==> inputs of 08-20 <==
==> flow/design.v <==
module ACTIVEPRO (
    input       RESET,
    input       SYS_CLOCK,                
    output reg  ACTIVE_DATA ,             
    output reg  ACTIVE_CLOCK,             
    input [511:0] ACTIVE_MESSAGE,         
    input [5:0] ACTIVE_CHANNEL,           
    input  ACTIVE_WR                      
    );
    reg [63:0][7:0] ACTIVE_MESSAGE_LATCHED; 
    reg [7:0] MESSAGE_LENGTH;
    reg [14:0] state;
    wire clockstate;
    wire [2:0] bitcount;
    wire [7:0] bytecount;
    assign clockstate = state[0];
    assign bitcount[2:0] = state[3:1];
    assign bytecount[7:0] = state[11:4];
    wire [7:0] FIRST_BYTE;
    assign FIRST_BYTE = 8'h7F;
    wire [7:0] SECOND_BYTE;
    assign SECOND_BYTE = (ACTIVE_CHANNEL & 8'h3F) | 8'h40;
    reg [7:0] clock_divider;
    reg [7:0] NEW_LENGTH;
    always @*
    begin
        NEW_LENGTH = 8'd66;
        for (int x = 63; x >= 1; x--)
            if (ACTIVE_MESSAGE[8*x +: 8] == 8'h0)
                NEW_LENGTH = x + 2;         
    end
    always @ (posedge SYS_CLOCK)
    begin
        if (RESET)
        begin
            state <= 0;
            ACTIVE_CLOCK <= 0;
            ACTIVE_DATA <= 0;
        end
        else
        begin
            if (state)
            begin
                state <= state + 1;
                if (clockstate == 1)    
                begin
                    ACTIVE_CLOCK <= 0;
                    if (bytecount == 0)
                        ACTIVE_DATA <= FIRST_BYTE[7-bitcount];
                    else if (bytecount == 1)
                        ACTIVE_DATA <= SECOND_BYTE[7-bitcount];
                    else
                        ACTIVE_DATA <= ACTIVE_MESSAGE_LATCHED[MESSAGE_LENGTH - bytecount - 1][7-bitcount];
                end
                else if (clockstate == 0)  ACTIVE_CLOCK <= 1;
                if (bytecount >= MESSAGE_LENGTH) state <= 0;
            end
            else         
            begin
                if (ACTIVE_WR) 
                begin
                    state <= 1;      
                    ACTIVE_MESSAGE_LATCHED <= ACTIVE_MESSAGE;
                    MESSAGE_LENGTH <= NEW_LENGTH;
                end
            end
        end
    end
endmodule 
==> flow/run.sh <==
#!/bin/bash
# the make line also repeats each setting of config.mk as NAME=value (left out here)
make -C /OpenROAD-flow-scripts/flow DESIGN_CONFIG=/design/flow/config.mk WORK_HOME=/design/flow/orfs CLKGATE_MAP_FILE= finish
==> flow/config.mk <==
export PLATFORM = sky130hd
export DESIGN_NAME = ACTIVEPRO
export DESIGN_NICKNAME = ACTIVEPRO
export VERILOG_FILES = /design/flow/design.v
export SDC_FILE = /design/flow/constraint.sdc
export NUM_CORES = 4
export LEC_CHECK = 0
export CAP_MARGIN = 20
export CORE_MARGIN = 2
export CORE_UTILIZATION = 61
export CTS_CLUSTER_SIZE = 94
export GPL_ROUTABILITY_DRIVEN = 0
export SETUP_SLACK_MARGIN = -0.26
export SLEW_MARGIN = 40
==> flow/constraint.sdc <==
create_clock -name core_clock -period 2.59 [get_ports {SYS_CLOCK}]
set_input_delay 0.5180 -clock core_clock [delete_from_list [all_inputs] [get_ports {SYS_CLOCK}]]
set_output_delay 0.5180 -clock core_clock [all_outputs]
set_load 0.01 [all_outputs]
==> 08-13: changes against 08-20 <==
==> flow/config.mk (replaced) <==
export PLATFORM = sky130hd
export DESIGN_NAME = ACTIVEPRO
export DESIGN_NICKNAME = ACTIVEPRO
export VERILOG_FILES = /design/flow/design.v
export SDC_FILE = /design/flow/constraint.sdc
export NUM_CORES = 4
export LEC_CHECK = 0
export CAP_MARGIN = 20
export CORE_MARGIN = 2
export CORE_UTILIZATION = 50
export PLACE_DENSITY = 0.6
export SLEW_MARGIN = 20
==> flow/constraint.sdc (replaced) <==
create_clock -name core_clock -period 4.58 [get_ports {SYS_CLOCK}]
set_input_delay 0.9160 -clock core_clock [delete_from_list [all_inputs] [get_ports {SYS_CLOCK}]]
set_output_delay 0.9160 -clock core_clock [all_outputs]
set_load 0.01 [all_outputs]
==> results_slide.txt <==
Run Summary

Floorplan
  • Die y size: 197 um
  • Die width: around 200 um

Status
  • Fail Reasons: setup timing
  • Status: complete, but fails checks

Timing
  • Final WS setup: -0.607 ns
  • Setup-failing EPs final: 201

Worst setup path
  • Crit-path leading delay family: AND-OR/OR-AND gates
  • R2R Path Start: MESSAGE_LENGTH[0]$_SDFFCE_PP1P_
  • CP peak stage delay: around 0.47 ns

Route
  • Routed wl met2: 38.9 mm
  • Metal3 WL: about 9.7 mm
  • Routed wire per std cell: between 30 and 40 um

Global routing
  • Grt met2 use: 0.693
# the run above: 08-20

==> results_slide.txt <==
Run Summary

Route
  • Routed wl met2: between 30 and 40 mm
  • Routed wire per std cell: ~28 um
  • Metal3 WL: approximately 6.3 mm

Timing
  • Setup-failing EPs final: 0
  • Final WS setup: between 0.4 and 0.5 ns
  • Pins Over Slew Limit: 0

Floorplan
  • Die width: 217 um
  • FP Util: 0.510

Status
  • Status: finished clean

Clock network
  • CTS tree: yes

Worst setup path
  • Crit-path leading delay family: simple AND/OR/NAND/NOR gates

Global routing
  • Grt met2 use: 0.486
# the run above: 08-13


* * *

==> run a <==
RTL: the design.v shown in full above, as it stands there.
make LEC_CHECK=0 CAP_MARGIN=20 CORE_MARGIN=2 CORE_UTILIZATION=70 CTS_CLUSTER_SIZE=35 GPL_ROUTABILITY_DRIVEN=0 SETUP_SLACK_MARGIN=-0.26 SLEW_MARGIN=5 finish   # period 2.59 ns
run.sh (not shown) runs the stock make flow with config.mk's settings and CLKGATE_MAP_FILE=.
==> run b (differences from run a) <==
Settings changed: CORE_UTILIZATION 70 to 59, CTS_CLUSTER_SIZE 35 to unset, GPL_ROUTABILITY_DRIVEN 0 to unset, PLACE_DENSITY set to 0.6, SETUP_SLACK_MARGIN -0.26 to unset, SLEW_MARGIN 5 to 20.
==> flow/constraint.sdc (replaced) <==
create_clock -name core_clock -period 2.55 [get_ports {SYS_CLOCK}]
set_input_delay 0.5100 -clock core_clock [delete_from_list [all_inputs] [get_ports {SYS_CLOCK}]]
set_output_delay 0.5100 -clock core_clock [all_outputs]
set_load 0.01 [all_outputs]
==> comparison table <==
	run a	run b
Initial cell density of the core	71.4%	60.0%
Core Rows	65	71
Commonest flop	sky130_fd_sc_hd__edfxtp_1	sky130_fd_sc_hd__edfxtp_1
Area leader, netlist	sky130_fd_sc_hd__edfxtp_1	sky130_fd_sc_hd__edfxtp_1
Placed cell count	2,366	2,519
Area fraction in and, or, nand and nor cells after synthesis	8.34%	8.34%
Outcome	did not finish	failed layout checks
Failing step	clock tree synthesis (4_1_cts)	-
Layout check failures	-	setup timing
Count of yosys warnings during synthesis	1	1
Dominant cell area share	68.8%	68.8%
Post-synth tally of flip-flops with integrated enable	519	519
Compound-Gate Fraction of Synth Area	5.38%	5.38%
# Cells Yosys	1,301	1,301
Post-place instance area	29,900 um^2	30,400 um^2
Synthesized flop and latch total	536	536
Total half-perimeter wirelength after legalization and detailed placement	67,900 um	57,500 um
Die Outline Area	33,800 um^2	40,000 um^2
Floorplan Core Area	31,700 um^2	37,800 um^2
Number of top-level design ports	523	523
Average size of a mapped cell	17.4 um^2	17.4 um^2
Horizontal die dimension	184 um	200 um
Vertical extent of the die	184 um	200 um
Post-Place Worst Slack	-0.999 ns	-0.842 ns

* * *

==> inputs of trial 98 <==
RTL: the design.v shown in full above, as it stands there.
==> flow/config.mk <==
export PLATFORM = sky130hd
export DESIGN_NAME = ACTIVEPRO
export DESIGN_NICKNAME = ACTIVEPRO
export VERILOG_FILES = /design/flow/design.v
export SDC_FILE = /design/flow/constraint.sdc
export NUM_CORES = 4
export LEC_CHECK = 0
export CAP_MARGIN = 20
export CELL_PAD_IN_SITES_DETAIL_PLACEMENT = 1
export CORE_ASPECT_RATIO = 0.61
export CORE_MARGIN = 2
export CORE_UTILIZATION = 70
export CTS_CLUSTER_DIAMETER = 67
export CTS_CLUSTER_SIZE = 76
export GPL_ROUTABILITY_DRIVEN = 1
export MIN_ROUTING_LAYER = met2
export SETUP_SLACK_MARGIN = 2.72
export SLEW_MARGIN = 5
==> flow/constraint.sdc <==
create_clock -name core_clock -period 10.0 [get_ports {SYS_CLOCK}]
set_input_delay 2.0000 -clock core_clock [delete_from_list [all_inputs] [get_ports {SYS_CLOCK}]]
set_output_delay 2.0000 -clock core_clock [all_outputs]
set_load 0.01 [all_outputs]
==> inputs of build 17, as changes to trial 98 <==
==> flow/config.mk (replaced) <==
export PLATFORM = sky130hd
export DESIGN_NAME = ACTIVEPRO
export DESIGN_NICKNAME = ACTIVEPRO
export VERILOG_FILES = /design/flow/design.v
export SDC_FILE = /design/flow/constraint.sdc
export NUM_CORES = 4
export LEC_CHECK = 0
export CAP_MARGIN = 40
export CORE_MARGIN = 2
export CORE_UTILIZATION = 72
export CTS_CLUSTER_DIAMETER = 317
export CTS_CLUSTER_SIZE = 55
export PLACE_DENSITY = 0.35
export SETUP_SLACK_MARGIN = -0.07
export SLEW_MARGIN = 20
export TNS_END_PERCENT = 65
==> flow/constraint.sdc (replaced) <==
create_clock -name core_clock -period 5.49 [get_ports {SYS_CLOCK}]
set_input_delay 1.0980 -clock core_clock [delete_from_list [all_inputs] [get_ports {SYS_CLOCK}]]
set_output_delay 1.0980 -clock core_clock [all_outputs]
set_load 0.01 [all_outputs]
==> comparison table <==
Flip-flop cell with the highest count after synthesis: build 17 edfxtp_1; trial 98 edfxtp_1
Post-synthesis cell count from yosys: build 17 1301; trial 98 1301
Per-instance average area after synthesis: build 17 17.4 um^2; trial 98 17.4 um^2
Synthesis-stage register bit count: build 17 536; trial 98 536
Total Die Area: build 17 0.0329 mm^2; trial 98 0.0338 mm^2
Horizontal die dimension: build 17 181 um; trial 98 234 um
Total core area: build 17 0.0307 mm^2; trial 98 0.0318 mm^2
Library cell with the largest summed area after synthesis: build 17 edfxtp_1; trial 98 edfxtp_1
Outcome: build 17 stopped before the end; trial 98 stopped before the end
Stage where the flow stopped: build 17 global routing; trial 98 detailed placement
Part of the Yosys area used for sequential elements: build 17 70.3%; trial 98 70.3%
Height of the die: build 17 181 um; trial 98 144 um
Area share of the leading cell type in the synthesized netlist: build 17 68.8%; trial 98 68.8%
Number of port buffers: build 17 522; trial 98 522
Cell area after synthesis: build 17 0.0226 mm^2; trial 98 0.0226 mm^2
Routability-driven placement congestion ratio: build 17 0.939; trial 98 1.04
Area fraction in mux cells: build 17 13.0%; trial 98 13.0%
Cell count after synthesis: build 17 1301; trial 98 1301
Core Density at Floorplan: build 17 73.6%; trial 98 71.1%
Share of the synthesized netlist area taken by xor and xnor gates: build 17 0.735%; trial 98 0.735%
EDFF count, synth: build 17 519; trial 98 519
Post-Syn Nets: build 17 1833; trial 98 1833
Site Rows: build 17 64; trial 98 51
